try-onyx:
==> flow/design.v <==
module joinC #(parameter N = 5)(
	input [N - 1 : 0] valid_in,
	output reg  [N - 1 : 0] ready_in,
	output valid_out,
	input ready_out
);
	assign valid_out = &valid_in; 
	reg[N - 1 : 0] singleValid;
	integer i, j;
	always @(*)begin
		for(i = 0; i < N; i = i + 1)begin
			singleValid[i] = 1;
			for(j = 0; j < N; j = j + 1)
				if(i != j)
					singleValid[i] = singleValid[i] & valid_in[j];
		end
		for(i = 0; i < N; i = i + 1)begin
			ready_in[i] = singleValid[i] & ready_out;
		end
	end
endmodule
module OEHB #(parameter INPUTS = 1,
		parameter OUTPUTS = 1,
		parameter DATA_IN_SIZE = 32,
		parameter DATA_OUT_SIZE = 32)
	(
		input clk,
		input rst,
		input [INPUTS * (DATA_IN_SIZE)- 1 : 0]data_in_bus,
		input [INPUTS - 1 : 0]valid_in_bus,
		output [INPUTS - 1 : 0] ready_in_bus,
		output [OUTPUTS * (DATA_OUT_SIZE) - 1 : 0]data_out_bus,
		output reg [OUTPUTS - 1 : 0]valid_out_bus,
		input 	[OUTPUTS - 1 : 0] ready_out_bus
);
	wire reg_en;
	reg [DATA_IN_SIZE - 1 : 0] data_reg;
	always@(posedge clk, posedge rst)
		if(rst)
			valid_out_bus[0] <= 0;
		else
			valid_out_bus[0] <= valid_in_bus[0] | ~ready_in_bus[0];
	always@(posedge clk, posedge rst)
		if(rst)
			data_reg <= 0;
		else if(reg_en)
			data_reg <= data_in_bus[0 * DATA_IN_SIZE +: DATA_IN_SIZE];
	assign data_out_bus[0 * DATA_OUT_SIZE +: DATA_OUT_SIZE] = data_reg;
	assign ready_in_bus[0] = ~valid_out_bus[0] | ready_out_bus[0];
	assign reg_en = ready_in_bus[0] & valid_in_bus[0];
endmodule
module delay_buffer #(parameter SIZE = 32) (
	input clk, rst,
	input valid_in, ready_in,
	output valid_out
);
	reg [SIZE - 1 : 0] shift_reg;
	always @(posedge clk)begin
		if(ready_in | rst)
			shift_reg[0] <= valid_in;
	end
	always @(posedge clk)begin
		if(rst)
			shift_reg[SIZE - 1 : 1] <= 0;
		else if(ready_in)
			shift_reg[SIZE - 1 : 1] <= shift_reg[SIZE - 2 : 0];
	end
	assign valid_out = shift_reg[SIZE - 1];
endmodule
module mul_4_stage (
	input clk, ce,
	input[31 : 0] a,
	input [31 : 0] b,
	output [31 : 0] p
);
	reg [31 : 0] a_reg, b_reg, q0, q1, q2;
	wire [63 : 0] mul_wire;
	assign mul_wire = a_reg * b_reg;
	wire [31 : 0] mul;
	assign mul = mul_wire[31 : 0];
	always @(posedge clk)
		if(ce)begin
			a_reg <= a;
			b_reg <= b;
			q0 <= mul;
			q1 <= q0;
			q2 <= q1;
		end
	assign p = q2;
endmodule
module mul_op #(parameter INPUTS = 2,
		parameter OUTPUTS = 1,
		parameter DATA_IN_SIZE = 32,
		parameter DATA_OUT_SIZE = 32)
		(
		input clk,
		input rst,
		input [INPUTS * (DATA_IN_SIZE)- 1 : 0]data_in_bus,
		input [INPUTS - 1 : 0]valid_in_bus,
		output [INPUTS - 1 : 0] ready_in_bus,
		output [OUTPUTS * (DATA_OUT_SIZE) - 1 : 0]data_out_bus,
		output [OUTPUTS - 1 : 0]valid_out_bus,
		input 	[OUTPUTS - 1 : 0] ready_out_bus
);
	localparam LATENCY = 4;
	wire [2 * DATA_OUT_SIZE - 1 : 0] temp_result;
	wire join_valid;
	wire buff_valid, oehb_valid, oehb_ready;
	wire oehb_dataOut, oehb_datain;
	joinC #(.N(INPUTS)) add_fork(.valid_in(valid_in_bus), .ready_in(ready_in_bus), .valid_out(join_valid), .ready_out(oehb_ready));
	mul_4_stage multiply_unit (.clk(clk), .ce(oehb_ready), .a(data_in_bus[0 * DATA_IN_SIZE +: DATA_IN_SIZE]), .b(data_in_bus[1 * DATA_IN_SIZE +: DATA_IN_SIZE]), .p(data_out_bus[0 * DATA_OUT_SIZE +: DATA_OUT_SIZE]));
	delay_buffer #(.SIZE(LATENCY - 1))delay_buff(.clk(clk), .rst(rst), .valid_in(join_valid), .ready_in(oehb_ready), .valid_out(buff_valid));
	OEHB #(.INPUTS(1), .OUTPUTS(1), .DATA_IN_SIZE(1), .DATA_OUT_SIZE(1)) oehb_buffer (.clk(clk), .rst(rst),
										 .data_in_bus(1'b0), .valid_in_bus(buff_valid), .ready_in_bus(oehb_ready),
										 .data_out_bus(oehb_dataOut), .valid_out_bus(valid_out_bus[0]), .ready_out_bus(ready_out_bus[0]));
endmodule
make LEC_CHECK=0 CAP_MARGIN=35 CELL_PAD_IN_SITES_GLOBAL_PLACEMENT=1 CORE_MARGIN=2 CORE_UTILIZATION=40 CTS_CLUSTER_DIAMETER=307 CTS_CLUSTER_SIZE=98 PLACE_DENSITY_LB_ADDON=0.25 SLEW_MARGIN=20 TNS_END_PERCENT=30 finish   # period 8.0 ns
run.sh (not shown) runs the stock make flow with config.mk's settings and CLKGATE_MAP_FILE=.
What try-willow does differently from try-onyx at the input level:
# try-onyx
export LEC_CHECK = 0
export CAP_MARGIN = 35
export CELL_PAD_IN_SITES_GLOBAL_PLACEMENT = 1
export CORE_MARGIN = 2
export CORE_UTILIZATION = 40
export CTS_CLUSTER_DIAMETER = 307
export CTS_CLUSTER_SIZE = 98
export PLACE_DENSITY_LB_ADDON = 0.25
export SLEW_MARGIN = 20
export TNS_END_PERCENT = 30
create_clock -name core_clock -period 8.0 [get_ports {clk}]
# try-willow
export LEC_CHECK = 0
export CAP_MARGIN = 35
export CORE_ASPECT_RATIO = 0.5
export CORE_MARGIN = 10
export CORE_UTILIZATION = 40
export CTS_CLUSTER_DIAMETER = 307
export CTS_CLUSTER_SIZE = 98
export PLACE_DENSITY_LB_ADDON = 0.25
export SLEW_MARGIN = 20
create_clock -name core_clock -period 8.0 [get_ports {clk}]
try-willow ends up with a met1 usage that is 4.0 points lower than in try-onyx. Routed wire length for try-willow: about 0.57% up relative to try-onyx. Per the comparison of try-willow with try-onyx, wire length on met1 now sits higher, area growth from synthesis to layout decreased 0.59 points, HPWL after detailed placement went down. Summary of try-willow over try-onyx: final critical-path setup slack down 34 ps, number of port buffers held steady, portion of the clock cycle consumed by the worst path in the final layout went up 0.42 points.
### try-willow -> try-garnet
# try-willow
export LEC_CHECK = 0
export CAP_MARGIN = 35
export CORE_ASPECT_RATIO = 0.5
export CORE_MARGIN = 10
export CORE_UTILIZATION = 40
export CTS_CLUSTER_DIAMETER = 307
export CTS_CLUSTER_SIZE = 98
export PLACE_DENSITY_LB_ADDON = 0.25
export SLEW_MARGIN = 20
create_clock -name core_clock -period 8.0 [get_ports {clk}]
# try-garnet
export LEC_CHECK = 0
export CAP_MARGIN = 40
export CORE_MARGIN = 2
export CORE_UTILIZATION = 40
export SLEW_MARGIN = 20
export TNS_END_PERCENT = 50
create_clock -name core_clock -period 8.0 [get_ports {clk}]
### Flow results
Reported for try-willow and try-garnet, share of async-settable or async-resettable flops after synthesis turned out identical to the last digit.
Delta (try-garnet minus try-willow): number of global-route vias before repair has decreased, number of cell instances on the worst register-to-register path has increased.
Compared try-garnet vs try-willow, and placed cell count is down in try-garnet.
For clock distribution area overhead in the final layout, try-garnet and try-willow come out practically identical.
Here is what was changed in the inputs of try-harbor compared with try-garnet.
# try-garnet
export LEC_CHECK = 0
export CAP_MARGIN = 40
export CORE_MARGIN = 2
export CORE_UTILIZATION = 40
export SLEW_MARGIN = 20
export TNS_END_PERCENT = 50
create_clock -name core_clock -period 8.0 [get_ports {clk}]
# try-harbor
export LEC_CHECK = 0
export CAP_MARGIN = 35
export CORE_MARGIN = 2
export CORE_UTILIZATION = 71
export CTS_CLUSTER_DIAMETER = 307
export CTS_CLUSTER_SIZE = 100
export PLACE_DENSITY_LB_ADDON = 0.25
export SLEW_MARGIN = 20
export TNS_END_PERCENT = 15
create_clock -name core_clock -period 8.0 [get_ports {clk}]
--- outcome ---
Re fraction of area in multi-input gates: try-harbor and try-garnet aren't equal, and the lower value belongs to try-garnet.
try-harbor vs try-garnet: horizontal die dimension down by more than 10%
Of the two candidates, try-garnet has the better final worst slack and try-harbor the worse one.
try-harbor against try-garnet: hold violation total from the final report was more or less identical.
Here is what was changed in the inputs of try-violet compared with try-harbor.
# try-harbor
export LEC_CHECK = 0
export CAP_MARGIN = 35
export CORE_MARGIN = 2
export CORE_UTILIZATION = 71
export CTS_CLUSTER_DIAMETER = 307
export CTS_CLUSTER_SIZE = 100
export PLACE_DENSITY_LB_ADDON = 0.25
export SLEW_MARGIN = 20
export TNS_END_PERCENT = 15
create_clock -name core_clock -period 8.0 [get_ports {clk}]
# try-violet
export LEC_CHECK = 0
export ABC_AREA = 1
export CAP_MARGIN = 25
export CELL_PAD_IN_SITES_DETAIL_PLACEMENT = 2
export CORE_ASPECT_RATIO = 0.52
export CORE_MARGIN = 6
export CORE_UTILIZATION = 54
export HOLD_SLACK_MARGIN = 0.25
export MIN_ROUTING_LAYER = met1
export SLEW_MARGIN = 20
export TNS_END_PERCENT = 100
create_clock -name core_clock -period 8.0 [get_ports {clk}]
Findings:
- try-violet: aborted in 3_5_place_dp (tool error)
- [compare] base=try-harbor new=try-violet: adder-cell share of the synthesized area fell 2.4 points, floorplan die height shrank by 18 um, floorplan die width saw an increase, synthesized cell count has increased.
